// tb_dp
module tb_dp #(
    parameter BHT_ENTERIES    = 128,
    parameter BTB_ENTERIES    = 32,
    parameter INSTR_SIZE_BYTE = 4
) 
(
    clk,
    rst_n,
    in_fetch_pc,
    in_fetch_nop,
    in_exe_pc,
    in_exe_nop,
    in_exe_branch_taken,
    in_exe_branch_offset,
    out_pc_offset,
    out_fetch_branch_taken
);
Size in the first run: ~7,600 cells after synthesis, about 2,100 flip-flops, ~130 I/O pins, ~0.093 mm^2 of cells after synthesis.
Settings: LEC_CHECK=0, CAP_MARGIN=20, CORE_MARGIN=2, CORE_UTILIZATION=72, CTS_CLUSTER_DIAMETER=28, CTS_CLUSTER_SIZE=41, HOLD_SLACK_MARGIN=-0.09, SETUP_SLACK_MARGIN=0.67, SLEW_MARGIN=20; clock period 2.75 ns.
run.sh (not shown) runs the stock make flow with config.mk's settings and CLKGATE_MAP_FILE=.
The starting point died in clock tree synthesis (4_1_cts).
Next try:
==> flow/config.mk (replaced) <==
export PLATFORM = sky130hd
export DESIGN_NAME = tb_dp
export DESIGN_NICKNAME = tb_dp
export VERILOG_FILES = /design/flow/design.v
export SDC_FILE = /design/flow/constraint.sdc
export NUM_CORES = 4
export LEC_CHECK = 0
export ABC_AREA = 1
export CAP_MARGIN = 20
export CORE_MARGIN = 2
export CORE_UTILIZATION = 72
export CTS_CLUSTER_DIAMETER = 199
export CTS_CLUSTER_SIZE = 14
export PLACE_DENSITY_LB_ADDON = 0.14
export SETUP_SLACK_MARGIN = 0.38
export SLEW_MARGIN = 40
=> Now the flow failed in global routing (5_1_grt); die size rose by 1.3%; synthesized area rises by 1.3%; synthesized cell count climbs by 57%.
Next try:
==> flow/config.mk (replaced) <==
export PLATFORM = sky130hd
export DESIGN_NAME = tb_dp
export DESIGN_NICKNAME = tb_dp
export VERILOG_FILES = /design/flow/design.v
export SDC_FILE = /design/flow/constraint.sdc
export NUM_CORES = 4
export LEC_CHECK = 0
export CAP_MARGIN = 35
export CORE_MARGIN = 2
export CORE_UTILIZATION = 72
export CTS_CLUSTER_DIAMETER = 211
export CTS_CLUSTER_SIZE = 14
export PLACE_DENSITY = 0.64
export SLEW_MARGIN = 20
==> flow/constraint.sdc (replaced) <==
create_clock -name core_clock -period 5.31 [get_ports {clk}]
set_input_delay 1.0620 -clock core_clock [delete_from_list [all_inputs] [get_ports {clk}]]
set_output_delay 1.0620 -clock core_clock [all_outputs]
set_load 0.01 [all_outputs]
=>
- This time the run ran to the end with violations: setup timing
- area after synthesis went down by about 1.3%
- die size came out lower by about 1.3%
- synthesized cell count came out lower by about 36%
Next try:
==> flow/config.mk (replaced) <==
export PLATFORM = sky130hd
export DESIGN_NAME = tb_dp
export DESIGN_NICKNAME = tb_dp
export VERILOG_FILES = /design/flow/design.v
export SDC_FILE = /design/flow/constraint.sdc
export NUM_CORES = 4
export LEC_CHECK = 0
export CAP_MARGIN = 20
export CORE_MARGIN = 2
export CORE_UTILIZATION = 30
export SETUP_SLACK_MARGIN = 0.5
export SLEW_MARGIN = 20
==> flow/constraint.sdc (replaced) <==
create_clock -name core_clock -period 9.57 [get_ports {clk}]
set_input_delay 1.9140 -clock core_clock [delete_from_list [all_inputs] [get_ports {clk}]]
set_output_delay 1.9140 -clock core_clock [all_outputs]
set_load 0.01 [all_outputs]
After rerunning:
- This time the run completed without violations
- via count fell by a little under a tenth
- routed wire length increases by a few percent
- core utilization fell by 49 points
Next try:
--- a/flow/config.mk
+++ b/flow/config.mk
@@ -8,5 +8,9 @@
 export CAP_MARGIN = 20
+export CELL_PAD_IN_SITES_DETAIL_PLACEMENT = 2
 export CORE_MARGIN = 2
 export CORE_UTILIZATION = 30
+export CTS_CLUSTER_DIAMETER = 304
+export GPL_ROUTABILITY_DRIVEN = 0
+export PLACE_DENSITY_LB_ADDON = 0.08
 export SETUP_SLACK_MARGIN = 0.5
-export SLEW_MARGIN = 20
+export SLEW_MARGIN = 30
==> flow/constraint.sdc (replaced) <==
create_clock -name core_clock -period 5.77 [get_ports {clk}]
set_input_delay 1.1540 -clock core_clock [delete_from_list [all_inputs] [get_ports {clk}]]
set_output_delay 1.1540 -clock core_clock [all_outputs]
set_load 0.01 [all_outputs]
Effect: The changed run reached the layout checks and failed them: setup timing; routed wire length came out higher by 20%; design area came out higher by 6.6%; sequential share of layout area came out lower by 3.0 points; setup slack degrades by 0.70 ns; hold slack degrades by 0.33 ns.
